[design/flow/run.sh]
#!/bin/bash
# the make line also repeats each setting of config.mk as NAME=value (left out here)
make -C /OpenROAD-flow-scripts/flow DESIGN_CONFIG=/design/flow/config.mk WORK_HOME=/design/flow/orfs CLKGATE_MAP_FILE= finish
[design/flow/config.mk]
export PLATFORM = sky130hd
export DESIGN_NAME = Attention_top
export DESIGN_NICKNAME = Attention_top
export VERILOG_FILES = /design/flow/design.v
export SDC_FILE = /design/flow/constraint.sdc
export NUM_CORES = 4
export LEC_CHECK = 0
export CAP_MARGIN = 20
export CORE_MARGIN = 2
export CORE_UTILIZATION = 67
export CTS_CLUSTER_SIZE = 14
export SLEW_MARGIN = 20
[design/flow/constraint.sdc]
create_clock -name core_clock -period 2.68 [get_ports {clk}]
set_input_delay 0.5360 -clock core_clock [delete_from_list [all_inputs] [get_ports {clk}]]
set_output_delay 0.5360 -clock core_clock [all_outputs]
set_load 0.01 [all_outputs]
[design/flow/design.v]
module Booth_Encoder #(
    parameter radix = 3
) (
    input [radix-1:0] input_num,
    output reg [5-1:0] NUM_CODE  
);
    always @(*) begin
        case (input_num)
            3'b000, 3'b111: NUM_CODE = 5'b10000;
            3'b001, 3'b010: NUM_CODE = 5'b00010;
            3'b101, 3'b110: NUM_CODE = 5'b00001;
            3'b011: NUM_CODE = 5'b01000;
            3'b100: NUM_CODE = 5'b00100;
        endcase
    end
endmodule
`timescale 1ns / 1ps
module Booth_MUL #(
    parameter INPUT_WIDTH = 8,
    parameter NUM_CODE_WIDTH = 5,
    parameter MATRIX_SIZE = 3,
    parameter OUTPUT_WIDTH=$clog2(MATRIX_SIZE*(2**INPUT_WIDTH))-1
) (
    input clk,reset_n,
    input signed [INPUT_WIDTH-1:0] input_q,
    input [NUM_CODE_WIDTH-1:0] NUM_CODE,
    input signed [OUTPUT_WIDTH-1:0] input_partialmul,
    output signed [OUTPUT_WIDTH-1:0] partialmul_out,
    output signed [INPUT_WIDTH-1:0] input_q_next
);
    wire signed [OUTPUT_WIDTH-1:0] input_partialmul_opshift;
    assign input_partialmul_opshift = input_partialmul <<< 2;
    reg signed [OUTPUT_WIDTH-1:0] pipeline_reg_input_partialmul_opshift;
    reg signed [INPUT_WIDTH-1:0] pipeline_reg_input_q;
    reg [NUM_CODE_WIDTH-1:0] pipeline_reg_NUM_CODE;
    reg signed [OUTPUT_WIDTH-1:0] partialmul_out_inner;
    wire signed [OUTPUT_WIDTH-1:0] q_ext, q_rev_ext;
    assign q_ext = pipeline_reg_input_q;
    assign q_rev_ext = -q_ext;
    always @(posedge clk or negedge reset_n) begin
        if (!reset_n)begin
            pipeline_reg_input_partialmul_opshift<=0;
            pipeline_reg_input_q<=0;
            pipeline_reg_NUM_CODE<=0;
        end
        else begin
            pipeline_reg_input_partialmul_opshift<=input_partialmul_opshift;
            pipeline_reg_input_q<=input_q;
            pipeline_reg_NUM_CODE<=NUM_CODE;
        end
    end
    reg signed [INPUT_WIDTH-1:0] input_q_state2;
    always @(posedge clk or negedge reset_n) begin
        if (!reset_n) begin
            partialmul_out_inner<=0;
            input_q_state2<=0;
        end
        else begin
            case (pipeline_reg_NUM_CODE)
                5'b01000:partialmul_out_inner<=(q_ext<<<1)+pipeline_reg_input_partialmul_opshift;
                5'b00100:partialmul_out_inner<=(q_rev_ext<<<1)+pipeline_reg_input_partialmul_opshift;
                5'b00010:partialmul_out_inner<=q_ext+pipeline_reg_input_partialmul_opshift;
                5'b00001:partialmul_out_inner<=q_rev_ext+pipeline_reg_input_partialmul_opshift;
                default:partialmul_out_inner<=pipeline_reg_input_partialmul_opshift;
            endcase
            input_q_state2<=pipeline_reg_input_q;
        end
    end
    assign input_q_next=input_q_state2;
    assign partialmul_out=partialmul_out_inner;
endmodule
`timescale 1ns / 1ps
module Booth_top #(
    parameter INPUT_WIDTH = 8,
    parameter NUM_CODE_WIDTH = 5,
    parameter MATRIX_SIZE = 3,
    parameter OUTPUT_WIDTH=$clog2(MATRIX_SIZE*(2**INPUT_WIDTH))-1
) (
    input clk,
    input reset_n,
    input signed [INPUT_WIDTH-1:0] input_q,
    input signed [INPUT_WIDTH-1:0] input_k,
    input signed [OUTPUT_WIDTH-1:0] left_final_partialmul_out,  
    output reg signed [OUTPUT_WIDTH-1:0] final_partialmul_out
);
    wire [NUM_CODE_WIDTH-1:0] NUM_CODE_0, NUM_CODE_1, NUM_CODE_2, NUM_CODE_3;
    wire signed [OUTPUT_WIDTH-1:0] partialmul_out_0;
    wire signed [OUTPUT_WIDTH-1:0] partialmul_out_1;
    wire signed [OUTPUT_WIDTH-1:0] partialmul_out_2;
    wire signed [OUTPUT_WIDTH-1:0] partialmul_out_3;
    wire signed [INPUT_WIDTH-1:0] q_next_0;
    wire signed [INPUT_WIDTH-1:0] q_next_1;
    wire signed [INPUT_WIDTH-1:0] q_next_2;
    Booth_Encoder booth_enc0 (
        .input_num($unsigned(input_k[7:5])),
        .NUM_CODE(NUM_CODE_0)
    );
    Booth_Encoder booth_enc1 (
        .input_num($unsigned(input_k[5:3])),
        .NUM_CODE(NUM_CODE_1)
    );
    Booth_Encoder booth_enc2 (
        .input_num($unsigned(input_k[3:1])),
        .NUM_CODE(NUM_CODE_2)
    );
    Booth_Encoder booth_enc3 (
        .input_num({$unsigned(input_k[1:0]), 1'b0}),
        .NUM_CODE(NUM_CODE_3)
    );
    Booth_MUL #(.MATRIX_SIZE(MATRIX_SIZE), .OUTPUT_WIDTH(OUTPUT_WIDTH),
                .INPUT_WIDTH(INPUT_WIDTH), .NUM_CODE_WIDTH(NUM_CODE_WIDTH)) Booth_MUL_0 (
        .clk(clk),
        .reset_n(reset_n),
        .input_q(input_q),
        .NUM_CODE(NUM_CODE_0),
        .input_partialmul({OUTPUT_WIDTH{1'b0}}),
        .partialmul_out(partialmul_out_0),
        .input_q_next(q_next_0)
    );
    Booth_MUL #(.MATRIX_SIZE(MATRIX_SIZE), .OUTPUT_WIDTH(OUTPUT_WIDTH),
                .INPUT_WIDTH(INPUT_WIDTH), .NUM_CODE_WIDTH(NUM_CODE_WIDTH)) Booth_MUL_1 (
        .clk(clk),
        .reset_n(reset_n),
        .input_q(q_next_0),
        .NUM_CODE(NUM_CODE_1),
        .input_partialmul(partialmul_out_0),
        .partialmul_out(partialmul_out_1),
        .input_q_next(q_next_1)
    );
    Booth_MUL #(.MATRIX_SIZE(MATRIX_SIZE), .OUTPUT_WIDTH(OUTPUT_WIDTH),
                .INPUT_WIDTH(INPUT_WIDTH), .NUM_CODE_WIDTH(NUM_CODE_WIDTH)) Booth_MUL_2 (
        .clk(clk),
        .reset_n(reset_n),
        .input_q(q_next_1),
        .NUM_CODE(NUM_CODE_2),
        .input_partialmul(partialmul_out_1),
        .partialmul_out(partialmul_out_2),
        .input_q_next(q_next_2)
    );
    Booth_MUL #(.MATRIX_SIZE(MATRIX_SIZE), .OUTPUT_WIDTH(OUTPUT_WIDTH),
                .INPUT_WIDTH(INPUT_WIDTH), .NUM_CODE_WIDTH(NUM_CODE_WIDTH)) Booth_MUL_3 (
        .clk(clk),
        .reset_n(reset_n),
        .input_q(q_next_2),
        .NUM_CODE(NUM_CODE_3),
        .input_partialmul(partialmul_out_2),
        .partialmul_out(partialmul_out_3),
        .input_q_next()
    );
    always @(posedge clk or negedge reset_n) begin
        if (!reset_n) final_partialmul_out <= 0;
        else final_partialmul_out <= partialmul_out_3 + left_final_partialmul_out;
    end
endmodule
module PE_Array #(
    parameter INPUT_WIDTH = 8,
    parameter NUM_CODE_WIDTH = 5,
    parameter MATRIX_SIZE = 3,
    parameter OUTPUT_WIDTH=$clog2(MATRIX_SIZE*(2**INPUT_WIDTH))-1
)(
    input clk,
    input reset_n,
    input [INPUT_WIDTH*MATRIX_SIZE-1:0] input_q,  
    input [INPUT_WIDTH*MATRIX_SIZE*MATRIX_SIZE-1:0] input_k,  
    output [OUTPUT_WIDTH*MATRIX_SIZE-1:0] final_partialmul_out   
);
    wire [OUTPUT_WIDTH*MATRIX_SIZE*(MATRIX_SIZE+1)-1:0] psum;
    genvar i, j;
    generate
        for (i = 0; i < MATRIX_SIZE; i = i + 1) begin : row
            assign psum[OUTPUT_WIDTH*(i*(MATRIX_SIZE+1))+:OUTPUT_WIDTH] = {OUTPUT_WIDTH{1'b0}};
            for (j = 0; j < MATRIX_SIZE; j = j + 1) begin : col
                Booth_top #(
                    .INPUT_WIDTH(INPUT_WIDTH),
                    .NUM_CODE_WIDTH(NUM_CODE_WIDTH),
                    .MATRIX_SIZE(MATRIX_SIZE),
                    .OUTPUT_WIDTH(OUTPUT_WIDTH)
                ) pe (
                    .clk(clk),
                    .reset_n(reset_n),
                    .input_q(input_q[INPUT_WIDTH*(MATRIX_SIZE-j)-1-:INPUT_WIDTH]),  
                    .input_k(input_k[INPUT_WIDTH*(MATRIX_SIZE*MATRIX_SIZE-MATRIX_SIZE*i-j)-1-:INPUT_WIDTH]),  
                    .left_final_partialmul_out(psum[OUTPUT_WIDTH*(i*(MATRIX_SIZE+1)+j)+:OUTPUT_WIDTH]),  
                    .final_partialmul_out(psum[OUTPUT_WIDTH*(i*(MATRIX_SIZE+1)+j+1)+:OUTPUT_WIDTH])  
                );
                if(j==MATRIX_SIZE-1) assign final_partialmul_out[(MATRIX_SIZE-i)*OUTPUT_WIDTH-1-:OUTPUT_WIDTH]=psum[OUTPUT_WIDTH*(i*(MATRIX_SIZE+1)+j+1)+:OUTPUT_WIDTH];
            end
        end
    endgenerate
endmodule
module Array_control#(
    parameter INPUT_WIDTH = 8,
    parameter NUM_CODE_WIDTH = 5,
    parameter MATRIX_SIZE = 3,
    parameter ADDR_WIDTH = $clog2(MATRIX_SIZE**2<<2),
    parameter OUTPUT_WIDTH=$clog2(MATRIX_SIZE*(2**INPUT_WIDTH))-1
)(
    input start,clk,reset_n,
    input        [INPUT_WIDTH*MATRIX_SIZE-1:0]      buffer_input_q, 
    input        [INPUT_WIDTH*MATRIX_SIZE*MATRIX_SIZE-1:0]           buffer_input_k,
    output       job_start,
    output reg         buffer_read_K_EN,
    output             buffer_read_Q_EN,
    output reg      write_enable,
    output reg     [ADDR_WIDTH-1:0]        write_addr,
    output     [ADDR_WIDTH-1:0]        buffer_Q_addr,
    output   [MATRIX_SIZE*OUTPUT_WIDTH-1:0]             QK_RESULT
);
localparam IDLE=1'b0;
localparam ROLLING=1'b1;
localparam PIPE_LATENCY = 1 + 2*4 + 1 + (MATRIX_SIZE-1);
localparam LAST_CNT = PIPE_LATENCY + MATRIX_SIZE - 1;
reg state;
reg [5:0] cnt;
assign job_start = (state==IDLE) & start;
assign buffer_read_Q_EN = (state==ROLLING) && (cnt < 2*MATRIX_SIZE-1);
assign buffer_Q_addr = cnt[ADDR_WIDTH-1:0];
wire [OUTPUT_WIDTH*MATRIX_SIZE-1:0] final_partialmul_out;
    PE_Array #(
        .INPUT_WIDTH(INPUT_WIDTH),
        .NUM_CODE_WIDTH(NUM_CODE_WIDTH),
        .MATRIX_SIZE(MATRIX_SIZE),
        .OUTPUT_WIDTH(OUTPUT_WIDTH)
    ) pe_array_inst (
        .clk(clk),
        .reset_n(reset_n),
        .input_q(buffer_input_q),
        .input_k(buffer_input_k),
        .final_partialmul_out(final_partialmul_out)
    );
assign QK_RESULT=final_partialmul_out;
always @(posedge clk or negedge reset_n) begin
    if(!reset_n)begin
        state<=IDLE;
        cnt<=0;
        buffer_read_K_EN<=0;
        write_enable<=0;
        write_addr<=0;
    end
    else case (state)
    IDLE: begin
        write_enable<=0;
        if(start) begin
            state<=ROLLING;
            cnt<=0;
            buffer_read_K_EN<=1;
        end
    end
    ROLLING:begin
        cnt<=cnt+1;
        buffer_read_K_EN<=0;
        if(cnt>=PIPE_LATENCY-1 && cnt<LAST_CNT) begin
            write_enable<=1;
            write_addr<=cnt-(PIPE_LATENCY-1);
        end
        else write_enable<=0;
        if(cnt==LAST_CNT-1) state<=IDLE;
    end
    endcase
end
endmodule
module matrix_buffer #(
    parameter INPUT_WIDTH = 8,
    parameter MATRIX_SIZE = 3,
    parameter ADDR_WIDTH = $clog2(MATRIX_SIZE**2 << 2)
)(
    input clk,
    input reset_n,
    input K_V_read_EN, K_V_write_EN, K_V_clear,
    input signed [INPUT_WIDTH*MATRIX_SIZE-1:0] MATRIX_INPUT,
    output reg signed [INPUT_WIDTH*MATRIX_SIZE*MATRIX_SIZE-1:0] MATRIX_OUTPUT  
);
    integer i, j;
    reg signed [INPUT_WIDTH*MATRIX_SIZE-1:0] BUFFER [MATRIX_SIZE-1:0];
    reg [ADDR_WIDTH-1:0] K_offset;
    always @(posedge clk or negedge reset_n) begin
        if (~reset_n) begin
            MATRIX_OUTPUT <= 0;
            K_offset <= 0;
           for (j = 0; j < MATRIX_SIZE; j = j + 1) begin
               BUFFER[j] <= {MATRIX_SIZE*INPUT_WIDTH{1'b0}};
           end
        end
        else begin
            if (K_V_read_EN) begin
                for (i = 0; i < MATRIX_SIZE; i = i + 1) begin
                    MATRIX_OUTPUT[(MATRIX_SIZE-i) * INPUT_WIDTH * MATRIX_SIZE -1 -: MATRIX_SIZE * INPUT_WIDTH] <= BUFFER[i];
                end
            end
            if (K_V_clear) K_offset <= 0;
            else if (K_V_write_EN) begin
                if (K_offset < MATRIX_SIZE) BUFFER[K_offset] <= MATRIX_INPUT;
                K_offset <= K_offset + 1;  
            end
        end
    end
endmodule
module row_buffer #(
    parameter INPUT_WIDTH = 8,          
    parameter MATRIX_SIZE = 3,          
    parameter ADDR_WIDTH = $clog2(MATRIX_SIZE**2<<2)  
)(
    input clk,
    input reset_n,
    input write_en, clear,                            
    input [MATRIX_SIZE*INPUT_WIDTH-1:0] ROW_INPUT,
    input read_en,                                      
    input [ADDR_WIDTH-1:0] read_addr,                   
    output reg [MATRIX_SIZE*INPUT_WIDTH-1:0] read_data       
);
    localparam DEPTH = 2*MATRIX_SIZE-1;
    reg [MATRIX_SIZE*INPUT_WIDTH-1:0] buffer_data [DEPTH-1:0];  
    reg [ADDR_WIDTH-1:0] offset;
    integer j;
    always @(posedge clk or negedge  reset_n) begin
        if (~reset_n) begin
           for (j = 0; j < DEPTH; j = j + 1) begin
               buffer_data[j] <= {MATRIX_SIZE*INPUT_WIDTH{1'b0}};
           end
            offset <= 0;
            read_data <= {MATRIX_SIZE*INPUT_WIDTH{1'b0}};
        end
        else begin
            if (clear) offset <= 0;
            else if (write_en) begin
                for (j = 0; j < MATRIX_SIZE; j = j + 1) begin
                    if (offset + j < DEPTH)
                        buffer_data[offset + j][(MATRIX_SIZE - j) * INPUT_WIDTH - 1 -: INPUT_WIDTH]
                            <= ROW_INPUT[(MATRIX_SIZE - j) * INPUT_WIDTH - 1 -: INPUT_WIDTH];
                end
                offset <= offset + 1;  
            end
            if (read_en) begin
                if (read_addr < DEPTH) read_data <= buffer_data[read_addr];
            end
        end
    end
endmodule
module OutputBuffer #(
    parameter MATRIX_SIZE = 3,
    parameter INPUT_WIDTH=8,
    parameter ADDR_WIDTH = $clog2(MATRIX_SIZE**2<<2),
    parameter OUTPUT_WIDTH = $clog2(MATRIX_SIZE*(2**INPUT_WIDTH))-1
)(
    input clk,
    input reset_n,
    input read_en,
    input [ADDR_WIDTH-1:0] READ_ADDR,
    input write_enable,
    input [ADDR_WIDTH-1:0] write_addr,
    input [OUTPUT_WIDTH*MATRIX_SIZE-1:0] QK_RESULT ,  
    output reg [MATRIX_SIZE*OUTPUT_WIDTH-1:0] QK_RESULT_READ
);
reg [OUTPUT_WIDTH-1:0] BUFFER [MATRIX_SIZE-1:0][MATRIX_SIZE-1:0];  
integer i,j;
always @(posedge clk or negedge  reset_n) begin
    if (~reset_n) begin
        QK_RESULT_READ<=0;
        for(i=0;i<MATRIX_SIZE;i=i+1) for(j=0;j<MATRIX_SIZE;j=j+1) BUFFER[i][j]<=0;
    end else begin
        if(write_enable) begin
            for(i=0;i<MATRIX_SIZE;i=i+1)
                if(write_addr<MATRIX_SIZE)
                    BUFFER[i][write_addr]<=QK_RESULT[(MATRIX_SIZE-i)*OUTPUT_WIDTH-1-:OUTPUT_WIDTH];
        end
        if(read_en && READ_ADDR<MATRIX_SIZE) begin
            for (i = 0; i < MATRIX_SIZE; i = i + 1) begin
                QK_RESULT_READ[(MATRIX_SIZE-i) * OUTPUT_WIDTH -1 -: OUTPUT_WIDTH] <= BUFFER[READ_ADDR][i]; 
            end
        end
    end
end
endmodule
module Attention_top #(
    parameter INPUT_WIDTH = 8,
    parameter NUM_CODE_WIDTH = 5,
    parameter MATRIX_SIZE = 3,
    parameter ADDR_WIDTH = $clog2(MATRIX_SIZE**2<<2),
    parameter OUTPUT_WIDTH = $clog2(MATRIX_SIZE*(2**INPUT_WIDTH))-1
)(
    input clk,
    input reset_n,
    input start,
    input softmax_req,DATA_write_EN,
    input  [INPUT_WIDTH*MATRIX_SIZE-1:0] Q_INPUT,
    input [INPUT_WIDTH*MATRIX_SIZE-1:0] MATRIX_INPUT,
    output reg [MATRIX_SIZE*OUTPUT_WIDTH-1:0] Output_RESULT,
    input output_req
);
wire [ADDR_WIDTH-1:0] Q_S_addr, write_addr;
wire [MATRIX_SIZE*OUTPUT_WIDTH-1:0] QK_RESULT;
wire write_enable;
wire job_start;
wire [INPUT_WIDTH*MATRIX_SIZE*MATRIX_SIZE-1:0] MATRIX_OUTPUT;
wire [OUTPUT_WIDTH*MATRIX_SIZE-1:0] output_buffer_READ_VALUE;
wire [INPUT_WIDTH*MATRIX_SIZE-1:0] Q_S_date;
wire K_V_read_EN;
wire Q_S_read_EN;
reg output_buffer_READ_EN;
reg [ADDR_WIDTH-1:0] output_buffer_READ_ADDR;
reg [ADDR_WIDTH-1:0] output_READ_ADDR;
    Array_control #(
        .INPUT_WIDTH(INPUT_WIDTH),
        .NUM_CODE_WIDTH(NUM_CODE_WIDTH),
        .MATRIX_SIZE(MATRIX_SIZE),
        .ADDR_WIDTH(ADDR_WIDTH),
        .OUTPUT_WIDTH(OUTPUT_WIDTH)
    ) array_control_inst (
        .start(start),
        .clk(clk),
        .reset_n(reset_n),
        .buffer_input_q(Q_S_date),
        .buffer_input_k(MATRIX_OUTPUT),
        .job_start(job_start),
        .buffer_read_K_EN(K_V_read_EN),
        .buffer_read_Q_EN(Q_S_read_EN),
        .write_enable(write_enable),
        .write_addr(write_addr),
        .buffer_Q_addr(Q_S_addr),
        .QK_RESULT(QK_RESULT)
    );
    matrix_buffer #(
        .INPUT_WIDTH(INPUT_WIDTH),
        .MATRIX_SIZE(MATRIX_SIZE),
        .ADDR_WIDTH(ADDR_WIDTH)
    ) matrix_buffer_inst (
        .clk(clk),
        .reset_n(reset_n),
        .K_V_read_EN(K_V_read_EN),
        .K_V_write_EN(DATA_write_EN),
        .K_V_clear(job_start),
        .MATRIX_INPUT(MATRIX_INPUT),
        .MATRIX_OUTPUT(MATRIX_OUTPUT)
    );
    row_buffer #(
        .INPUT_WIDTH(INPUT_WIDTH),
        .MATRIX_SIZE(MATRIX_SIZE),
        .ADDR_WIDTH(ADDR_WIDTH)
    ) row_buffer_inst (
        .clk(clk),
        .reset_n(reset_n),
        .write_en(DATA_write_EN),
        .clear(job_start),
        .ROW_INPUT(Q_INPUT),
        .read_en(Q_S_read_EN),
        .read_addr(Q_S_addr),
        .read_data(Q_S_date)
    );
    OutputBuffer #(
        .MATRIX_SIZE(MATRIX_SIZE),
        .INPUT_WIDTH(INPUT_WIDTH),
        .ADDR_WIDTH(ADDR_WIDTH),
        .OUTPUT_WIDTH(OUTPUT_WIDTH)
    ) output_buffer_inst (
        .clk(clk),
        .reset_n(reset_n),
        .write_enable(write_enable),
        .write_addr(write_addr),
        .QK_RESULT(QK_RESULT),
        .read_en(output_buffer_READ_EN),
        .READ_ADDR(output_buffer_READ_ADDR),
        .QK_RESULT_READ(output_buffer_READ_VALUE)
    );
    always @(posedge clk or negedge reset_n) begin
        if(~reset_n) begin
            output_READ_ADDR<=0;
            output_buffer_READ_EN<=0;
            output_buffer_READ_ADDR<=0;
            Output_RESULT<=0;
        end
        else if(output_req) begin
            output_buffer_READ_EN<=1;
            output_buffer_READ_ADDR<=output_READ_ADDR;
            output_READ_ADDR<=output_READ_ADDR+1;
            Output_RESULT<=output_buffer_READ_VALUE;
        end
        else begin
            output_READ_ADDR<=0;
            output_buffer_READ_EN<=0;
            Output_RESULT<=0;
        end
    end
endmodule
==> results of run 1 <==
==> stage by stage <==
step | cell area (sq um) | setup TNS [ps] | hold WS, ps | total power [mW] | utilization, %
floorplan | 59250 | -4039 | 240.4 | 55.99 | -
global placement | 65900 | -16050 | 331.4 | 70.45 | 77.04
detailed placement | 65900 | -28890 | 334.7 | 72.70 | 77.04
CTS | 72000 | -9060 | 332.5 | 94.22 | 84.16
global route | 74320 | -28470 | 348.2 | 105.9 | 86.88
finish | 74330 | -16980 | 328.5 | 101.1 | 86.88
==> metal layers <==
metal  up-vias  GRT usage [%]
met5         -              0
met4         2          17.83
met3       787          4.944
met2      2517          62.11
met1     23524          46.63
li1      20402              -
==> cell type report <==
cell class | instances | area share (%)
inverters | 254 | 1.300
clock inverters | 55 | 0.9275
multi-input cells | 3528 | 38.87
clock buffers | 167 | 4.671
well taps | 1144 | 1.926
repair buffers | 930 | 10.66
diodes | 5 | 0.01683
flip-flops and latches | 1234 | 41.63
==> repair_timing <==
action | CTS | global route
hold buffers | 1 | 0
hold endpoints to repair | 46 | 0
pin swaps | 237 | 268
gates cloned | 3 | 3
endpoints found under the setup margin | 155 | 203
buffers inserted | 96 | 83
resized | 323 | 387
==> results.sh, run 1 <==
# yosys + openroad results
export IMPL_run_status="failed layout checks"
export IMPL_failed_layout_checks="setup timing"
export IMPL_number_of_endpoints_failing_setup_at_the_final_stage=93
export IMPL_worst_r2r_setup_slack_ps=-400
export IMPL_pwr_density_cell_nw_per_um2=1361
export IMPL_fillerInstances=3887
export IMPL_die_y_um=298.4
export IMPL_synth_distinct_cells=88
export IMPL_path_clk_slew_ps=60
export IMPL_yosys_most_used_dff="dfrtp_1"
export IMPL_yosysWarningCount=11
export IMPL_yosys_dominant_comb_family="AND-OR/OR-AND gates"
export IMPL_global_route_usage_total_pct=36.58
export IMPL_routabilityCongestion=0.9785
export IMPL_clock_power_share_pct=17.5
export IMPL_synth_simple_area_share_pct=12.17
export IMPL_final_critical_path_setup_slack_ps=-404.4
export IMPL_first_iter_violations=5501
export IMPL_power_largest_group="combinational cells"
export IMPL_logic_area_sq_um=28890
export IMPL_synth_area_leader_cell="dfrtp_1"
export IMPL_routed_wl_met2_um=86140
export IMPL_crit_fanout=6
export IMPL_timing_hold_violations_final=0
export IMPL_synthAdderAreaFrac_pct=6.557
export IMPL_clock_sinks=1234
export IMPL_m1WireLength_um=65130
export IMPL_worstRegToRegCells=14
export IMPL_number_of_buffers_added_by_the_clock_tree_synthesis_step=120
export IMPL_floorplan_io_pins=81
export IMPL_tool_warnings=89
export IMPL_yosys_cell_count=5229
export IMPL_slowest_cell_delay_on_critical_path_ps=550
export IMPL_slowest_stage="or4_4"
export IMPL_postSynth_asyncResetShare_pct=100.0
export IMPL_wl_per_cell_um=23.74
export IMPL_die_x_um=298.4
export IMPL_layout_area_overhead_vs_synth_pct=27.96
export IMPL_first_pass_iters=12
export IMPL_muxShareOfSynthArea_pct=6.721
export IMPL_post_route_period_util_pct=115.1
export IMPL_critical_path_startpoint_type="flip-flop"
export IMPL_setup_repair_after_global_routing_missed_its_margin="true"
export IMPL_critPathArrivalTime_ps=3690
export IMPL_port_buffers=79
export IMPL_critical_path_depth=14
export IMPL_buffer_cell_driving_the_clock_tree_root="clkbuf_16"
export IMPL_place_detailed_hpwl_um=109200
export IMPL_min_path_type="primary input to asynchronous set/reset pin"
export IMPL_register_area_sq_um=30940
export IMPL_yosys_top_cells_area="dfrtp_1 53%, mux2_2 6.2%, ha_1 5.4%"
export IMPL_core_rowCount=107
export IMPL_tritoncts="yes"
export IMPL_ys_area_sq_um=58080
export IMPL_antenna_found_initial=6
export IMPL_synth_top_cell_by_count="dfrtp_1"
export IMPL_p_int_mw=60.08
export IMPL_post_place_cells=6928
export IMPL_synth_ff_latch_count=1234
export IMPL_worstSkewPairLatency_ps=750
export IMPL_synthesis_area_per_instance_sq_um=11.11
export IMPL_clockBufferDepth=3
export IMPL_switchingPower_mw=41.06
export IMPL_worst_ep_required_time_ps=3290
export IMPL_static_leakage_power_nw=34.55
export IMPL_xor_xnor_portion_of_the_synthesized_cell_area_pct=3.860
export IMPL_first_global_vias=47477
export IMPL_yosysSeqAreaShare_pct=53.16
export IMPL_synth_nets=5567
export IMPL_post_synth_instance_area_sq_um=58080
export IMPL_cap_viol_max_count=0
export IMPL_sequentialPower_mw=33.8
export IMPL_route_vias_total=47232
export IMPL_maxSlewViolCount=0
export IMPL_pre_cts_setup_slack_ps=-438.0
export IMPL_via_per_inst=6.455
export IMPL_initial_core_util_pct=67.90
export IMPL_clock_period_minus_final_worst_setup_slack_ps=3084
export IMPL_htreeDepth=3
export IMPL_layout_cells_non_filler=7317
export IMPL_irDropWorstVdd_mv=0.9207
export IMPL_netlist_area_leader_share_pct=53.16
export IMPL_transition_time_of_the_tightest_slew_check_pin_ps=789.1
export IMPL_worstSetupPathType="flip-flop to flip-flop"
export IMPL_slew_headroom_pct=46.82
export IMPL_path_cells="buf_6, or4_4, nor2_4, a21oi_1, a21oi_2, a21oi_1, a21oi_1, ha_1, inv_2, buf_6, o21bai_1, a21oi_1, xor2_1, o21ai_1"
export IMPL_top_signal_layer_used="met5"
export IMPL_synth_compound_gate_area_share_pct=14.39
export IMPL_ys_top_cells_by_count="1,234 x dfrtp_1, 397 x nand2_1, 366 x nor2_1, 364 x a21oi_1, 320 x mux2_2"
export IMPL_synthCells=5229
export IMPL_enable_flop_cells=0
export IMPL_power_combinational_fraction_pct=49.1
export IMPL_swShare_pct=40.59
export IMPL_cp_buffers_inverters=3
export IMPL_p_comb_mw=49.7
export IMPL_critical_path_top_cell_by_count="a21oi_1"
export IMPL_max_freq_mhz=324.2
export IMPL_seqPwrFrac_pct=33.4
export IMPL_drc=0
export IMPL_grt_overflow_total=0
export IMPL_core_sq_um=85550
export IMPL_finClkSkew_ps=47.11
export IMPL_setup_worst_path_end_class="flip-flop"
export IMPL_clock_net_power_mw=17.7
export IMPL_final_wirelength_um=173700
export IMPL_antenna_violating_nets_post_route=0
export IMPL_grt_start_max_net_pins=113
export IMPL_grt_pass1_wl_um=258600
export IMPL_die_area_sq_um=89060
export IMPL_cp_top_family="AND-OR/OR-AND gates"
export IMPL_nets=6406
export IMPL_wl_met3_um=11480
==> run 2: changes to the inputs <==
Settings changed: ABC_AREA from default to 1, CELL_PAD_IN_SITES_GLOBAL_PLACEMENT from default to 2, CORE_ASPECT_RATIO from default to 0.91, CORE_UTILIZATION 67 to 40, CTS_CLUSTER_DIAMETER from default to 199, CTS_CLUSTER_SIZE 14 to default, MAX_ROUTING_LAYER from default to met5, SLEW_MARGIN 20 to 5, TNS_END_PERCENT from default to 15.
Clock period 2.68 ns to 2.81 ns, I/O delays scaled along.
==> run 2 against run 1 <==
Effect of this change:
- fmax rose by 3.6%
- largest power group unchanged
- the layout still fails its checks (setup timing)
- first-iteration DRC count fell by 41%
- global-route usage fell by 14 points
- cell count rose by 24%
- clock skew fell by 26 ps
- highest routed layer unchanged
- area after synthesis rose by 0.23%
- via count fell by 4.4%
- synthesized cell count rose by 24%
- combinational power fell by 36%
- non-clock buffer count fell by 322
- wire length fell by 4.2%
- count of clock-buffer cells in the layout rose by 21
- critical path type unchanged
==> results.sh, run 2 <==
# yosys + openroad results
export IMPL_port_buffers=79
export IMPL_number_of_endpoints_failing_setup_at_the_final_stage=27
export IMPL_die_y_um=367.9
export IMPL_cp_top_family="simple AND/OR/NAND/NOR gates"
export IMPL_postSynth_asyncResetShare_pct=100.0
export IMPL_synthCells=6478
export IMPL_power_combinational_fraction_pct=39.8
export IMPL_via_per_inst=4.977
export IMPL_worstRegToRegCells=16
export IMPL_grt_overflow_total=0
export IMPL_critical_path_depth=16
export IMPL_layout_area_overhead_vs_synth_pct=21.83
export IMPL_floorplan_io_pins=81
export IMPL_switchingPower_mw=31.73
export IMPL_synth_nets=6816
export IMPL_synthesis_area_per_instance_sq_um=8.987
export IMPL_first_pass_iters=5
export IMPL_global_route_usage_total_pct=22.54
export IMPL_critical_path_startpoint_type="flip-flop"
export IMPL_synth_simple_area_share_pct=18.00
export IMPL_synthAdderAreaFrac_pct=6.542
export IMPL_post_place_cells=8779
export IMPL_clock_period_minus_final_worst_setup_slack_ps=2976
export IMPL_slew_headroom_pct=53.19
export IMPL_antenna_found_initial=6
export IMPL_clock_net_power_mw=18.3
export IMPL_crit_fanout=8
export IMPL_final_wirelength_um=166400
export IMPL_timing_hold_violations_final=0
export IMPL_final_critical_path_setup_slack_ps=-166.3
export IMPL_tritoncts="yes"
export IMPL_die_area_sq_um=148600
export IMPL_worst_r2r_setup_slack_ps=-170
export IMPL_clock_sinks=1234
export IMPL_die_x_um=403.9
export IMPL_xor_xnor_portion_of_the_synthesized_cell_area_pct=2.074
export IMPL_yosys_dominant_comb_family="simple AND/OR/NAND/NOR gates"
export IMPL_gr_usage_met3_pct=3.757
export IMPL_nets=7413
export IMPL_pwr_density_cell_nw_per_um2=1121
export IMPL_number_of_buffers_added_by_the_clock_tree_synthesis_step=137
export IMPL_grtUsageMet2_pct=34.30
export IMPL_slowest_stage="nor2_2"
export IMPL_first_iter_violations=3245
export IMPL_logic_area_sq_um=24030
export IMPL_register_area_sq_um=30900
export IMPL_pre_cts_setup_slack_ps=-282.0
export IMPL_post_synth_instance_area_sq_um=58220
export IMPL_fillerInstances=13881
export IMPL_failed_layout_checks="setup timing"
export IMPL_worst_ep_required_time_ps=3500
export IMPL_seqPwrFrac_pct=37.2
export IMPL_p_comb_mw=31.7
export IMPL_route_vias_total=45145
export IMPL_layout_cells_non_filler=9070
export IMPL_buffer_cell_driving_the_clock_tree_root="clkbuf_16"
export IMPL_p_int_mw=47.81
export IMPL_drc=0
export IMPL_synth_top_cell_by_count="nand2_1"
export IMPL_antenna_violating_nets_post_route=0
export IMPL_cap_viol_max_count=0
export IMPL_worst_hold_path_num_cells=0
export IMPL_timing_critical_path_from="output_buffer_READ_ADDR[1]$_DFFE_PN0P_"
export IMPL_static_leakage_power_nw=35.51
export IMPL_grt_pass1_wl_um=259000
export IMPL_power_largest_group="combinational cells"
export IMPL_fin_hold_ws_ps=337.3
export IMPL_muxShareOfSynthArea_pct=0.6963
export IMPL_critical_path_top_cell_by_count="nand2_1"
export IMPL_overall_power_mw=79.53
export IMPL_placed_area_sq_um=64940
export IMPL_run_status="failed layout checks"
export IMPL_slowest_cell_delay_on_critical_path_ps=550
export IMPL_finClkSkew_ps=20.79
export IMPL_rr_startpoint="output_buffer_READ_ADDR[1]$_DFFE_PN0P_"
export IMPL_core_rowCount=133
export IMPL_routabilityCongestion=0.9143
export IMPL_clockBufferDepth=3
export IMPL_netlist_area_leader_share_pct=53.04
export IMPL_setup_repair_after_global_routing_missed_its_margin="true"
export IMPL_path_cells="ha_4, xor2_2, fa_2, inv_2, buf_4, nand3_2, nand3_4, nand2_4, nor2_2, buf_4, nand2_1, nand2_1, nor2_1, nand3_1, nand2_1, nand2_1"
export IMPL_setup_worst_path_end_class="flip-flop"
export IMPL_synth_area_leader_cell="dfrtp_1"
export IMPL_tool_warnings=89
export IMPL_maxSlewViolCount=0
export IMPL_path_clk_slew_ps=60
export IMPL_first_global_vias=44001
export IMPL_min_path_type="flip-flop to flip-flop"
export IMPL_clock_power_share_pct=22.9
export IMPL_globalRoute_busiestLayer="met2"
export IMPL_place_detailed_hpwl_um=123900
export IMPL_ys_top_cells_by_count="1,424 x nand2_1, 1,234 x dfrtp_1, 943 x inv_1, 455 x o21ai_0, 399 x nor2_1"
export IMPL_swShare_pct=39.89
export IMPL_use_met1_pct=33.39
export IMPL_yosysWarningCount=11
export IMPL_worstSkewPairLatency_ps=760
export IMPL_layout_cell_area_non_filler_sq_um=70930
export IMPL_synth_compound_gate_area_share_pct=12.11
export IMPL_yosysSeqAreaShare_pct=53.04
export IMPL_irDropWorstVdd_mv=0.7230
export IMPL_sequentialPower_mw=29.6
export IMPL_worst_r2r_endpoint="output_buffer_inst.QK_RESULT_READ[5]$_DFFE_PN0P_"
export IMPL_wl_per_cell_um=18.35
export IMPL_critPathArrivalTime_ps=3660
export IMPL_core_sq_um=144400
export IMPL_initial_core_util_pct=40.31
export IMPL_cp_buffers_inverters=3
export IMPL_yosys_top_cells_area="dfrtp_1 53%, nand2_1 9.2%, inv_1 6.1%"
export IMPL_post_route_period_util_pct=105.9
export IMPL_htreeDepth=4
export IMPL_ys_area_sq_um=58220
export IMPL_max_freq_mhz=336.0
export IMPL_worstSetupPathType="flip-flop to flip-flop"
export IMPL_transition_time_of_the_tightest_slew_check_pin_ps=701.4
export IMPL_yosys_cell_count=6478
export IMPL_yosys_most_used_dff="dfrtp_1"
export IMPL_timing_critical_path_to="output_buffer_inst.QK_RESULT_READ[5]$_DFFE_PN0P_"
export IMPL_grt_start_max_net_pins=108
export IMPL_enable_flop_cells=0
export IMPL_synth_ff_latch_count=1234
export IMPL_synth_distinct_cells=62
-- run 2: layer usage --
layer	part of all wire [%]	wire length [um]	vias up
met5	0.0078	13	-
met4	2.2	3735	2
met3	5.1	8425	232
met2	44	73240	963
met1	49	81020	21499
li1	-	-	22449
-- run 2: repair_timing --
action,in CTS,in global routing
setup endpoints to repair,48,82
buffers inserted,7,37
pin swaps,20,95
gates resized,84,202
hold buffers,1,0
cloned,2,0
endpoints found under the hold margin,45,0
-- run 2: area by class of cell --
cell class | instances | share of cell area, %
clock inverter | 54 | 1.000
antenna | 2 | 0.007056
clock buffer | 188 | 5.516
sequential | 1234 | 43.56
timing repair buffer | 608 | 7.446
inverter | 990 | 5.252
tap | 1890 | 3.334
multi-input combinational | 4104 | 33.88
-- run 2: metrics by stage --
step           utilization, %  TNS, ps
6_report                49.10    -2068
4_1_cts                 48.42    -1857
3_5_place_dp            44.96    -7311
5_1_grt                 49.10    -9833
2_1_floorplan               -   -271.6
3_3_place_gp            44.96    -7036
==> run 3: changes to the inputs <==
Settings changed: ABC_AREA 1 to default, CELL_PAD_IN_SITES_GLOBAL_PLACEMENT 2 to default, CORE_ASPECT_RATIO 0.91 to 1.51, CORE_UTILIZATION 40 to 54, CTS_CLUSTER_DIAMETER 199 to default, MAX_ROUTING_LAYER met5 to default, SLEW_MARGIN 5 to 20, TNS_END_PERCENT 15 to default.
Clock period 2.81 ns to 3.47 ns, I/O delays scaled along.
==> run 3 against run 2 <==
Effect of this change:
- count of clock-buffer cells in the layout shrank 44
- the run now finishes clean
- critical path depth shrank 4
- area after synthesis shrank 0.23%
- sequential power shrank 12%
- global-route usage grew 6.8 points
- critical endpoint is now output_buffer_inst.QK_RESULT_READ[11]$_DFFE_PN0P_
- via count shrank 8.0%
- clock skew grew 12 ps
- clock power shrank 28%
- design area shrank 6.4%
- setup slack gained 260 ps
==> results.sh, run 3 <==
# yosys + openroad results
export IMPL_run_status="finished clean"
export IMPL_setup_worst_path_end_class="flip-flop"
export IMPL_yosys_most_used_dff="dfrtp_1"
export IMPL_worstRegToRegCells=12
export IMPL_final_wirelength_um=160000
export IMPL_enable_flop_cells=0
export IMPL_post_synth_instance_area_sq_um=58080
export IMPL_path_cells="inv_1, ha_1, inv_1, fa_1, buf_4, xor2_1, buf_4, nor2_2, buf_4, a221o_1, a221oi_1, a31oi_1"
export IMPL_ys_top_cells_by_count="1,234 x dfrtp_1, 397 x nand2_1, 366 x nor2_1, 364 x a21oi_1, 320 x mux2_2"
export IMPL_worstSkewPairLatency_ps=730
export IMPL_slew_headroom_pct=41.29
export IMPL_pwr_density_cell_nw_per_um2=988.7
export IMPL_first_iter_violations=2981
export IMPL_clock_sinks=1234
export IMPL_worst_hold_path_num_cells=0
export IMPL_first_global_vias=42102
export IMPL_timing_critical_path_from="output_buffer_READ_ADDR[1]$_DFFE_PN0P_"
export IMPL_nets=5831
export IMPL_synth_area_leader_cell="dfrtp_1"
export IMPL_global_route_usage_total_pct=29.39
export IMPL_p_int_mw=39.35
export IMPL_synth_simple_area_share_pct=12.17
export IMPL_timing_hold_violations_final=0
export IMPL_post_place_cells=6787
export IMPL_path_clk_slew_ps=60
export IMPL_number_of_buffers_added_by_the_clock_tree_synthesis_step=114
export IMPL_worst_r2r_endpoint="output_buffer_inst.QK_RESULT_READ[11]$_DFFE_PN0P_"
export IMPL_pre_cts_setup_slack_ps=-263.5
export IMPL_cp_buffers_inverters=5
export IMPL_clock_power_share_pct=19.9
export IMPL_yosysSeqAreaShare_pct=53.16
export IMPL_clock_net_power_mw=13.1
export IMPL_synth_nets=5567
export IMPL_routabilityCongestion=1.021
export IMPL_seqPwrFrac_pct=39.8
export IMPL_number_of_endpoints_failing_setup_at_the_final_stage=0
export IMPL_buffer_cell_driving_the_clock_tree_root="clkbuf_16"
export IMPL_swShare_pct=40.04
export IMPL_static_leakage_power_nw=30.91
export IMPL_netlist_area_leader_share_pct=53.16
export IMPL_critPathArrivalTime_ps=3960
export IMPL_clockBufferDepth=3
export IMPL_synth_ff_latch_count=1234
export IMPL_irDropWorstVdd_mv=0.6963
export IMPL_layout_cell_area_non_filler_sq_um=66380
export IMPL_postSynth_asyncResetShare_pct=100.0
export IMPL_power_combinational_fraction_pct=40.3
export IMPL_yosys_dominant_comb_family="AND-OR/OR-AND gates"
export IMPL_critical_path_startpoint_type="flip-flop"
export IMPL_grt_start_max_net_pins=126
export IMPL_finClkSkew_ps=32.93
export IMPL_yosys_cell_count=5229
export IMPL_ys_area_sq_um=58080
export IMPL_yosysWarningCount=11
export IMPL_power_largest_group="combinational cells"
export IMPL_via_per_inst=5.923
export IMPL_cap_viol_max_count=0
export IMPL_tritoncts="yes"
export IMPL_port_buffers=79
export IMPL_crit_fanout=15
export IMPL_route_vias_total=41521
export IMPL_synth_distinct_cells=88
export IMPL_die_x_um=270.9
export IMPL_floorplan_io_pins=81
export IMPL_core_rowCount=147
export IMPL_layout_area_overhead_vs_synth_pct=14.29
export IMPL_worstSetupPathType="flip-flop to flip-flop"
export IMPL_synthesis_area_per_instance_sq_um=11.11
export IMPL_htreeDepth=3
export IMPL_synth_compound_gate_area_share_pct=14.39
export IMPL_transition_time_of_the_tightest_slew_check_pin_ps=880.6
export IMPL_sequentialPower_mw=26.1
export IMPL_p_comb_mw=26.4
export IMPL_worst_ep_required_time_ps=4050
export IMPL_die_area_sq_um=110300
export IMPL_cp_top_family="adder cells"
export IMPL_critical_path_top_cell_by_count="buf_4"
export IMPL_grt_overflow_total=0
export IMPL_synth_top_cell_by_count="dfrtp_1"
export IMPL_yosys_top_cells_area="dfrtp_1 53%, mux2_2 6.2%, ha_1 5.4%"
export IMPL_timing_critical_path_to="output_buffer_inst.QK_RESULT_READ[11]$_DFFE_PN0P_"
export IMPL_wl_per_cell_um=22.82
export IMPL_muxShareOfSynthArea_pct=6.721
export IMPL_antenna_found_initial=15
export IMPL_switchingPower_mw=26.28
export IMPL_xor_xnor_portion_of_the_synthesized_cell_area_pct=3.860
export IMPL_synthAdderAreaFrac_pct=6.557
export IMPL_layout_cells_non_filler=7010
export IMPL_initial_core_util_pct=54.54
export IMPL_rr_startpoint="output_buffer_READ_ADDR[1]$_DFFE_PN0P_"
export IMPL_grt_pass1_wl_um=245000
export IMPL_core_sq_um=106500
export IMPL_drc=0
export IMPL_place_detailed_hpwl_um=118200
export IMPL_die_y_um=407.0
export IMPL_slowest_stage="fa_1"
export IMPL_final_critical_path_setup_slack_ps=90.77
export IMPL_maxSlewViolCount=0
export IMPL_fillerInstances=8603
export IMPL_slowest_cell_delay_on_critical_path_ps=630
export IMPL_placed_area_sq_um=62200
export IMPL_max_freq_mhz=295.9
export IMPL_clock_period_minus_final_worst_setup_slack_ps=3379
export IMPL_worst_r2r_setup_slack_ps=90
export IMPL_min_path_type="flip-flop to flip-flop"
export IMPL_critical_path_depth=12
export IMPL_setup_repair_after_global_routing_missed_its_margin="true"
export IMPL_first_pass_iters=8
export IMPL_antenna_violating_nets_post_route=0
export IMPL_tool_warnings=100
export IMPL_synthCells=5229
export IMPL_post_route_period_util_pct=97.38
## run 3: metal layers
| metal | routed length [um] | GRT usage (%) | up-vias | part of all wire (%) |
|---|---|---|---|---|
| met2 | 84350 | 54.19 | 1259 | 53 |
| met5 | 142 | 0 | - | 0.089 |
| met1 | 54560 | 29.80 | 20456 | 34 |
| met3 | 7657 | 4.992 | 509 | 4.8 |
| met4 | 13260 | 21.35 | 22 | 8.3 |
| li1 | - | - | 19275 | - |
## run 3: final cells by class
cell class	instances	area (sq um)	share of cell area (%)
sequential	1234	30880	46.52
multi-input combinational	3527	25520	38.44
timing repair buffer	362	3247	4.891
clock buffer	144	3147	4.740
tap	1415	1770	2.667
inverter	254	953.4	1.436
clock inverter	71	859.6	1.295
antenna	3	7.507	0.01131
## run 3: timing repair
item	in CTS	in global routing
pin swaps	0	4
hold buffers	1	0
resized	2	23
endpoints found under the hold margin	61	0
setup buffers	0	4
setup endpoints to repair	11	29
## run 3: metrics by stage
step	TNS (ps)	power (mW)	utilization (%)	hold slack, ps
2_1_floorplan	0	42.05	-	331.2
5_1_grt	-148.3	70.02	62.33	333.8
3_3_place_gp	-1159	51.42	58.41	331.2
4_1_cts	0	65.48	62.20	330.5
3_5_place_dp	-1613	52.18	58.41	334.7
6_report	0	65.63	62.34	328.9
==> run 4: changes to the inputs <==
Settings changed: ABC_AREA from default to 1, CAP_MARGIN 20 to 15, CELL_PAD_IN_SITES_DETAIL_PLACEMENT from default to 0, CELL_PAD_IN_SITES_GLOBAL_PLACEMENT from default to 0, CORE_ASPECT_RATIO 1.51 to default, CORE_UTILIZATION 54 to 71, CTS_CLUSTER_SIZE from default to 14, HOLD_SLACK_MARGIN from default to 0.12, MIN_ROUTING_LAYER from default to met1, PLACE_DENSITY_LB_ADDON from default to 0.13, SETUP_SLACK_MARGIN from default to -0.2, SLEW_MARGIN 20 to 40, TNS_END_PERCENT from default to 5.
Clock period 3.47 ns to 4.63 ns, I/O delays scaled along.
==> run 4 against run 3 <==
Effect of this change:
- register-to-register slack improved by 390 ps
- sequential share of layout area up 1.2 points
- die size is 24% lower
- fmax shrank 19%
- clock power down 21%
- first-iteration DRC count rose by 75%
==> results.sh, run 4 <==
# yosys + openroad results
export IMPL_number_of_buffers_added_by_the_clock_tree_synthesis_step=121
export IMPL_post_cts_buffers=0
export IMPL_m1WireLength_um=60290
export IMPL_first_iter_violations=5203
export IMPL_crit_fanout=17
export IMPL_slowest_cell_delay_on_critical_path_ps=570
export IMPL_ys_top_cells_by_count="1,424 x nand2_1, 1,234 x dfrtp_1, 943 x inv_1, 455 x o21ai_0, 399 x nor2_1"
export IMPL_critical_path_startpoint_type="flip-flop"
export IMPL_yosys_top_cells_area="dfrtp_1 53%, nand2_1 9.2%, inv_1 6.1%"
export IMPL_p_comb_mw=16.4
export IMPL_synthesis_area_per_instance_sq_um=8.987
export IMPL_yosys_cell_count=6478
export IMPL_path_clk_slew_ps=60
export IMPL_drc=0
export IMPL_max_freq_mhz=240.9
export IMPL_maxSlewViolCount=0
export IMPL_worst_ep_required_time_ps=5220
export IMPL_clockBufferDepth=3
export IMPL_critPathArrivalTime_ps=4740
export IMPL_xor_xnor_portion_of_the_synthesized_cell_area_pct=2.074
export IMPL_routabilityCongestion=1.024
export IMPL_critical_path_top_cell_by_count="inv_1"
export IMPL_worstRegToRegCells=18
export IMPL_power_largest_group="sequential cells"
export IMPL_post_route_period_util_pct=89.65
export IMPL_htreeDepth=3
export IMPL_cp_buffers_inverters=3
export IMPL_number_of_endpoints_failing_setup_at_the_final_stage=0
export IMPL_first_global_vias=47129
export IMPL_cp_top_family="AND-OR/OR-AND gates"
export IMPL_via_per_inst=6.104
export IMPL_path_cells="nor2_1, inv_1, nor3_1, inv_1, nand3_1, o21ai_0, a221oi_1, a21oi_1, ha_1, inv_1, o21bai_1, a31oi_1, o21ai_0, a21oi_1, a21o_1, nand3_1, nand2_1, nand2_1"
export IMPL_slew_headroom_pct=43.19
export IMPL_post_place_cells=7544
export IMPL_die_y_um=290.4
export IMPL_grt_pass1_wl_um=250700
export IMPL_clock_sinks=1234
export IMPL_wl_met3_um=12080
export IMPL_nets=6936
export IMPL_initial_core_util_pct=71.36
export IMPL_switchingPower_mw=18.52
export IMPL_muxShareOfSynthArea_pct=0.6963
export IMPL_synth_compound_gate_area_share_pct=12.11
export IMPL_place_detailed_hpwl_um=106500
export IMPL_grt_overflow_total=0
export IMPL_floorplan_io_pins=81
export IMPL_postSynth_asyncResetShare_pct=100.0
export IMPL_seqPwrFrac_pct=40.2
export IMPL_global_route_usage_total_pct=37.56
export IMPL_clock_period_minus_final_worst_setup_slack_ps=4151
export IMPL_cap_viol_max_count=0
export IMPL_synth_area_leader_cell="dfrtp_1"
export IMPL_p_int_mw=26.13
export IMPL_finClkSkew_ps=48.70
export IMPL_layout_cells_non_filler=7767
export IMPL_grt_start_max_net_pins=122
export IMPL_final_wirelength_um=157300
export IMPL_yosys_dominant_comb_family="simple AND/OR/NAND/NOR gates"
export IMPL_clock_power_share_pct=23.1
export IMPL_swShare_pct=41.48
export IMPL_synth_simple_area_share_pct=18.00
export IMPL_layout_area_overhead_vs_synth_pct=11.10
export IMPL_worst_hold_path_num_cells=0
export IMPL_routed_wl_met2_um=77230
export IMPL_critical_path_depth=18
export IMPL_post_route_utilization_pct=79.28
export IMPL_netlist_area_leader_share_pct=53.04
export IMPL_transition_time_of_the_tightest_slew_check_pin_ps=852.2
export IMPL_synth_ff_latch_count=1234
export IMPL_synthAdderAreaFrac_pct=6.542
export IMPL_min_path_type="flip-flop to flip-flop"
export IMPL_timing_hold_violations_final=0
export IMPL_buffer_cell_driving_the_clock_tree_root="clkbuf_16"
export IMPL_pre_cts_setup_slack_ps=830.5
export IMPL_wl_per_cell_um=20.25
export IMPL_synth_distinct_cells=62
export IMPL_setup_tns_final_ps=0
export IMPL_sequentialPower_mw=18.0
export IMPL_core_sq_um=81580
export IMPL_slowest_stage="nor3_1"
export IMPL_yosysSeqAreaShare_pct=53.04
export IMPL_final_critical_path_setup_slack_ps=479.4
export IMPL_yosys_most_used_dff="dfrtp_1"
export IMPL_worstSetupPathType="flip-flop to flip-flop"
export IMPL_worst_r2r_setup_slack_ps=480
export IMPL_synth_top_cell_by_count="nand2_1"
export IMPL_power_combinational_fraction_pct=36.7
export IMPL_worstSkewPairLatency_ps=730
export IMPL_top_signal_layer_used="met4"
export IMPL_post_synth_instance_area_sq_um=58220
export IMPL_pwr_density_cell_nw_per_um2=690.3
export IMPL_enable_flop_cells=0
export IMPL_yosysWarningCount=11
export IMPL_clock_net_power_mw=10.3
export IMPL_first_pass_iters=7
export IMPL_die_x_um=290.4
export IMPL_port_buffers=79
export IMPL_setup_repair_after_global_routing_missed_its_margin="false"
export IMPL_n_antenna_cell=0
export IMPL_irDropWorstVdd_mv=0.4470
export IMPL_antenna_found_initial=0
export IMPL_route_vias_total=47412
export IMPL_tritoncts="yes"
export IMPL_setup_worst_path_end_class="flip-flop"
export IMPL_core_rowCount=105
export IMPL_die_area_sq_um=84310
export IMPL_tool_warnings=85
export IMPL_synth_nets=6816
export IMPL_synthCells=6478
export IMPL_antenna_violating_nets_post_route=0
export IMPL_run_status="finished clean"
export IMPL_static_leakage_power_nw=32.79
export IMPL_ys_area_sq_um=58220
[run 4: area by class of cell]
| class | instances | area [sq um] |
|---|---|---|
| Multi-Input combinational cell | 4102 | 23000 |
| Clock inverter | 46 | 714.4 |
| Fill cell | 5135 | 16900 |
| Tap cell | 1070 | 1339 |
| Clock buffer | 176 | 3506 |
| Sequential cell | 1234 | 30880 |
| Inverter | 990 | 3719 |
| Timing Repair Buffer | 149 | 1523 |
[run 4: what timing repair did]
action,CTS,global route
setup endpoints to repair,0,0
endpoints found under the hold margin,5,0
hold buffers,1,0
resized,0,0
[run 4: per-stage QoR]
stage / hold WS (ps) / total power, mW / area [sq um]
floorplan: 331.2 / 28.05 / 58220
global placement: 331.2 / 32.42 / 60350
detailed placement: 334.7 / 33.48 / 60440
CTS: 324.1 / 44.25 / 64670
global route: 333.8 / 47.22 / 64680
finish: 324.3 / 44.65 / 64680
[run 4: metal layers]
metal | up-vias | global-route usage (%)
met4 | 0 | 16.22
met1 | 23079 | 49.23
met2 | 2335 | 62.98
met3 | 527 | 5.667
li1 | 21471 | -
met5 | - | 0
==> run 5: changes to the inputs <==
Settings changed: ABC_AREA 1 to default, CAP_MARGIN 15 to 10, CELL_PAD_IN_SITES_DETAIL_PLACEMENT 0 to default, CELL_PAD_IN_SITES_GLOBAL_PLACEMENT 0 to default, CORE_UTILIZATION 71 to 57, CTS_CLUSTER_SIZE 14 to default, GPL_ROUTABILITY_DRIVEN from default to 1, HOLD_SLACK_MARGIN 0.12 to default, MIN_ROUTING_LAYER met1 to met2, PLACE_DENSITY_LB_ADDON 0.13 to 0.29, SETUP_SLACK_MARGIN -0.2 to default, SLEW_MARGIN 40 to 10, TNS_END_PERCENT 5 to default.
Clock period 4.63 ns to 5.16 ns, I/O delays scaled along.
==> run 5 against run 4 <==
Effect of this change:
- first-iteration DRC count up 150%
- die size is 24% higher
- cell count decreased by 13%
- hold slack lost 54 ps
- critical path type unchanged
- largest cell class unchanged
==> results.sh, run 5 <==
# yosys + openroad results
export IMPL_yosys_most_used_dff="dfrtp_1"
export IMPL_synth_top_cell_by_count="dfrtp_1"
export IMPL_swShare_pct=40.48
export IMPL_yosys_top_cells_area="dfrtp_1 53%, mux2_2 6.2%, ha_1 5.4%"
export IMPL_power_combinational_fraction_pct=38.1
export IMPL_synthesis_area_per_instance_sq_um=11.11
export IMPL_post_route_period_util_pct=86.41
export IMPL_crit_fanout=15
export IMPL_synth_nets=5567
export IMPL_grt_start_max_net_pins=155
export IMPL_clockBufferDepth=3
export IMPL_yosysSeqAreaShare_pct=53.16
export IMPL_cp_top_family="XOR/XNOR gates"
export IMPL_post_cts_buffers=0
export IMPL_critPathArrivalTime_ps=5070
export IMPL_grt_overflow_total=0
export IMPL_slew_headroom_pct=20.61
export IMPL_timing_critical_path_from="output_buffer_READ_ADDR[0]$_DFFE_PN0P_"
export IMPL_slowest_cell_delay_on_critical_path_ps=660
export IMPL_worstSkewPairLatency_ps=770
export IMPL_clock_period_minus_final_worst_setup_slack_ps=4459
export IMPL_global_route_usage_total_pct=41.69
export IMPL_p_comb_mw=16.8
export IMPL_layout_area_overhead_vs_synth_pct=11.68
export IMPL_setup_tns_final_ps=0
export IMPL_worstSetupPathType="flip-flop to flip-flop"
export IMPL_clock_sinks=1234
export IMPL_finClkSkew_ps=29.96
export IMPL_transition_time_of_the_tightest_slew_check_pin_ps=1175
export IMPL_run_status="finished clean"
export IMPL_irDropWorstVdd_mv=0.4026
export IMPL_synthAdderAreaFrac_pct=6.557
export IMPL_first_pass_iters=17
export IMPL_xor_xnor_portion_of_the_synthesized_cell_area_pct=3.860
export IMPL_path_clk_slew_ps=60
export IMPL_worst_r2r_setup_slack_ps=700
export IMPL_setup_repair_after_global_routing_missed_its_margin="false"
export IMPL_cts_resized=0
export IMPL_maxSlewViolCount=0
export IMPL_ys_area_sq_um=58080
export IMPL_ys_top_cells_by_count="1,234 x dfrtp_1, 397 x nand2_1, 366 x nor2_1, 364 x a21oi_1, 320 x mux2_2"
export IMPL_static_leakage_power_nw=29.99
export IMPL_core_rowCount=117
export IMPL_first_iter_violations=12974
export IMPL_netlist_area_leader_share_pct=53.16
export IMPL_synthCells=5229
export IMPL_initial_core_util_pct=57.26
export IMPL_clock_net_power_mw=9.63
export IMPL_core_sq_um=101400
export IMPL_pwr_density_cell_nw_per_um2=680.7
export IMPL_timing_hold_violations_final=0
export IMPL_number_of_endpoints_failing_setup_at_the_final_stage=0
export IMPL_die_area_sq_um=104500
export IMPL_synth_area_leader_cell="dfrtp_1"
export IMPL_postSynth_asyncResetShare_pct=100.0
export IMPL_die_y_um=323.2
export IMPL_worstRegToRegCells=11
export IMPL_worst_ep_required_time_ps=5770
export IMPL_synth_simple_area_share_pct=12.17
export IMPL_seqPwrFrac_pct=40.1
export IMPL_enable_flop_cells=0
export IMPL_die_x_um=323.2
export IMPL_critical_path_startpoint_type="flip-flop"
export IMPL_clock_power_share_pct=21.8
export IMPL_grt_pass1_wl_um=229600
export IMPL_postCtsHoldBufs=0
export IMPL_port_buffers=79
export IMPL_route_vias_total=56520
export IMPL_cp_buffers_inverters=2
export IMPL_tritoncts="yes"
export IMPL_place_detailed_hpwl_um=99290
export IMPL_tool_warnings=99
export IMPL_first_global_vias=60934
export IMPL_htreeDepth=4
export IMPL_fin_hold_ws_ps=270.3
export IMPL_via_per_inst=8.344
export IMPL_worst_r2r_endpoint="output_buffer_inst.QK_RESULT_READ[16]$_DFFE_PN0P_"
export IMPL_antenna_violating_nets_post_route=0
export IMPL_yosys_cell_count=5229
export IMPL_max_freq_mhz=224.3
export IMPL_setup_worst_path_end_class="flip-flop"
export IMPL_buffer_cell_driving_the_clock_tree_root="clkbuf_16"
export IMPL_synth_ff_latch_count=1234
export IMPL_post_synth_instance_area_sq_um=58080
export IMPL_number_of_buffers_added_by_the_clock_tree_synthesis_step=131
export IMPL_wl_per_cell_um=21.66
export IMPL_antenna_found_initial=0
export IMPL_yosysWarningCount=11
export IMPL_yosys_dominant_comb_family="AND-OR/OR-AND gates"
export IMPL_nets=5641
export IMPL_muxShareOfSynthArea_pct=6.721
export IMPL_power_largest_group="sequential cells"
export IMPL_synth_distinct_cells=88
export IMPL_synth_compound_gate_area_share_pct=14.39
export IMPL_rr_startpoint="output_buffer_READ_ADDR[0]$_DFFE_PN0P_"
export IMPL_floorplan_io_pins=81
export IMPL_final_wirelength_um=146700
export IMPL_critical_path_top_cell_by_count="inv_1"
export IMPL_min_path_type="primary input to asynchronous set/reset pin"
export IMPL_switchingPower_mw=17.88
export IMPL_routabilityCongestion=1.016
export IMPL_path_cells="inv_1, ha_1, inv_1, fa_1, xnor3_2, xnor2_4, xnor2_1, or2_0, nand3_4, o22ai_1, a31oi_1"
export IMPL_timing_critical_path_to="output_buffer_inst.QK_RESULT_READ[16]$_DFFE_PN0P_"
export IMPL_cap_viol_max_count=0
export IMPL_slowest_stage="xnor2_4"
export IMPL_sequentialPower_mw=17.7
export IMPL_drc=0
export IMPL_p_int_mw=26.28
export IMPL_critical_path_depth=11
==> run 5: through the flow <==
stage	instances	utilization, %	cell area, sq um	total power [mW]	worst slack (ps)
floorplan	5229	-	58080	28.28	1799
global placement	6538	59.58	60440	32.89	1012
detailed placement	6538	59.58	60440	33.56	957.5
CTS	6769	63.93	64850	43.27	953.1
global route	6769	63.93	64850	46.80	606.1
finish	6774	63.94	64870	44.15	701.0
==> run 5: layout make-up <==
type / count / area [sq um]
multi-input combinational: 3527 / 25390
timing repair buffer: 155 / 1496
clock buffer: 184 / 3830
antenna: 5 / 12.51
tap: 1368 / 1712
sequential: 1234 / 30880
clock inverter: 47 / 585.6
fill: 7779 / 36580
inverter: 254 / 953.4
==> run 5: metal layers <==
metal / vias to the layer above / routed length, um / GRT usage [%]
met2: 15198 / 74170 / 51.85
met1: 20467 / 0 / -
met5: - / 835 / 10.05
met3: 2108 / 53910 / 50.14
li1: 18707 / - / -
met4: 40 / 17820 / 12.70
==> run 6: changes to the inputs <==
Settings changed: CAP_MARGIN 10 to 20, CORE_ASPECT_RATIO from default to 1.54, CORE_MARGIN 2 to 3, CORE_UTILIZATION 57 to 67, CTS_CLUSTER_SIZE from default to 53, GPL_ROUTABILITY_DRIVEN 1 to default, GPL_TIMING_DRIVEN from default to 0, MIN_ROUTING_LAYER met2 to default, PLACE_DENSITY_LB_ADDON 0.29 to default, SETUP_SLACK_MARGIN from default to -0.18, TNS_END_PERCENT from default to 90.
Clock period 5.16 ns to 2.49 ns, I/O delays scaled along.
==> run 6 against run 5 <==
Effect of this change:
- now fails the layout checks on hold timing, setup timing
- sequential power is 110% higher
- synthesized cell count stayed put
- critical path depth is 1 higher
- sequential cell count stayed put
- global-route usage is 3.6 points lower
==> results.sh, run 6 <==
# yosys + openroad results
export IMPL_setup_repair_after_global_routing_missed_its_margin="true"
export IMPL_switchingPower_mw=43.52
export IMPL_pwr_density_cell_nw_per_um2=1450
export IMPL_synth_distinct_cells=88
export IMPL_via_per_inst=6.643
export IMPL_p_int_mw=60.13
export IMPL_grt_overflow_total=0
export IMPL_floorplan_io_pins=81
export IMPL_core_rowCount=133
export IMPL_synthAdderAreaFrac_pct=6.557
export IMPL_die_x_um=243.3
export IMPL_final_critical_path_setup_slack_ps=-887.0
export IMPL_tool_warnings=113
export IMPL_maxSlewViolCount=0
export IMPL_failed_layout_checks="hold timing, setup timing"
export IMPL_clock_power_share_pct=17.2
export IMPL_die_y_um=371.4
export IMPL_first_iter_violations=5492
export IMPL_number_of_endpoints_failing_setup_at_the_final_stage=361
export IMPL_top_signal_layer_used="met5"
export IMPL_critical_path_depth=12
export IMPL_transition_time_of_the_tightest_slew_check_pin_ps=1128
export IMPL_fillerInstances=4420
export IMPL_sequentialPower_mw=37.0
export IMPL_min_path_type="primary input to asynchronous set/reset pin"
export IMPL_synth_nets=5567
export IMPL_synth_compound_gate_area_share_pct=14.39
export IMPL_critPathArrivalTime_ps=3990
export IMPL_clock_net_power_mw=17.8
export IMPL_buffer_cell_driving_the_clock_tree_root="clkbuf_16"
export IMPL_post_place_cells=6464
export IMPL_overall_power_mw=103.6
export IMPL_power_combinational_fraction_pct=47.1
export IMPL_crit_fanout=3
export IMPL_antenna_violating_nets_post_route=0
export IMPL_grt_pass1_wl_um=263200
export IMPL_synth_top_cell_by_count="dfrtp_1"
export IMPL_clock_sinks=1234
export IMPL_post_route_utilization_pct=83.41
export IMPL_xor_xnor_portion_of_the_synthesized_cell_area_pct=3.860
export IMPL_yosys_dominant_comb_family="AND-OR/OR-AND gates"
export IMPL_layout_area_overhead_vs_synth_pct=23.06
export IMPL_layout_cells_non_filler=7030
export IMPL_global_route_usage_total_pct=38.04
export IMPL_m1WireLength_um=59810
export IMPL_die_area_sq_um=90350
export IMPL_slowest_stage="dfrtp_2"
export IMPL_tritoncts="yes"
export IMPL_enable_flop_cells=0
export IMPL_setup_tns_final_ps=-81710
export IMPL_synthesis_area_per_instance_sq_um=11.11
export IMPL_clockBufferDepth=3
export IMPL_yosys_most_used_dff="dfrtp_1"
export IMPL_worstRegToRegCells=12
export IMPL_synth_ff_latch_count=1234
export IMPL_grt_start_max_net_pins=181
export IMPL_fin_hold_ws_ps=-252.5
export IMPL_core_sq_um=85700
export IMPL_postSynth_asyncResetShare_pct=100.0
export IMPL_netlist_area_leader_share_pct=53.16
export IMPL_clock_period_minus_final_worst_setup_slack_ps=3377
export IMPL_place_detailed_hpwl_um=114200
export IMPL_first_global_vias=46170
export IMPL_yosys_top_cells_area="dfrtp_1 53%, mux2_2 6.2%, ha_1 5.4%"
export IMPL_routed_wl_met2_um=91100
export IMPL_path_cells="buf_4, nor2_2, nand2_2, nor3_4, nor2_2, a222oi_1, o21ai_0, ha_1, a21oi_1, and3_1, o21ai_2, xnor2_2"
export IMPL_critical_path_top_cell_by_count="nor2_2"
export IMPL_yosysWarningCount=11
export IMPL_worstSkewPairLatency_ps=750
export IMPL_wl_per_cell_um=26.04
export IMPL_htreeDepth=3
export IMPL_muxShareOfSynthArea_pct=6.721
export IMPL_critical_path_startpoint_type="flip-flop"
export IMPL_nets=6123
export IMPL_wl_met3_um=14730
export IMPL_power_largest_group="combinational cells"
export IMPL_worst_r2r_setup_slack_ps=-890
export IMPL_worstSetupPathType="flip-flop to flip-flop"
export IMPL_finClkSkew_ps=41.08
export IMPL_ys_area_sq_um=58080
export IMPL_max_freq_mhz=296.1
export IMPL_path_clk_slew_ps=80
export IMPL_seqPwrFrac_pct=35.7
export IMPL_synth_simple_area_share_pct=12.17
export IMPL_cp_top_family="simple AND/OR/NAND/NOR gates"
export IMPL_first_pass_iters=14
export IMPL_layout_cell_area_non_filler_sq_um=71480
export IMPL_ys_top_cells_by_count="1,234 x dfrtp_1, 397 x nand2_1, 366 x nor2_1, 364 x a21oi_1, 320 x mux2_2"
export IMPL_route_vias_total=46700
export IMPL_synth_area_leader_cell="dfrtp_1"
export IMPL_drc=0
export IMPL_pre_cts_setup_slack_ps=-1192
export IMPL_number_of_buffers_added_by_the_clock_tree_synthesis_step=106
export IMPL_final_wirelength_um=183100
export IMPL_worst_ep_required_time_ps=3100
export IMPL_run_status="failed layout checks"
export IMPL_irDropWorstVdd_mv=1.027
export IMPL_p_comb_mw=48.8
export IMPL_slowest_cell_delay_on_critical_path_ps=430
export IMPL_placed_area_sq_um=61750
export IMPL_swShare_pct=41.99
export IMPL_port_buffers=79
export IMPL_static_leakage_power_nw=32.68
export IMPL_setup_worst_path_end_class="flip-flop"
export IMPL_initial_core_util_pct=67.78
export IMPL_post_synth_instance_area_sq_um=58080
export IMPL_timing_hold_violations_final=155
export IMPL_slew_headroom_pct=24.79
export IMPL_cp_buffers_inverters=1
export IMPL_routabilityCongestion=1.030
export IMPL_post_route_period_util_pct=135.6
export IMPL_yosysSeqAreaShare_pct=53.16
export IMPL_cap_viol_max_count=0
export IMPL_antenna_found_initial=11
export IMPL_synthCells=5229
export IMPL_yosys_cell_count=5229
-- run 6: timing repair --
action | CTS | global route
gates resized | 415 | 367
pin swaps | 234 | 266
hold endpoints to repair | 155 | 155
cloned | 6 | 4
endpoints found under the setup margin | 352 | 545
buffers inserted | 234 | 160
-- run 6: cell type report --
class / instances / area, sq um / share of cell area (%)
diodes: 7 / 17.52 / 0.02451
plain buffers: 180 / 1232 / 1.724
clock buffers: 136 / 2968 / 4.152
clock inverters: 63 / 830.8 / 1.162
inverters: 254 / 970.9 / 1.358
multi-input cells: 3534 / 28830 / 40.34
flip-flops and latches: 1234 / 30970 / 43.32
well taps: 1147 / 1435 / 2.008
repair buffers: 475 / 4228 / 5.915
-- run 6: metal layers --
metal / up-vias / global-route usage, %
li1: 19887 / -
met1: 22982 / 41.61
met2: 2729 / 66.83
met3: 1098 / 6.932
met4: 4 / 26.92
met5: - / 0
Power and IR drop assume default switching activity.
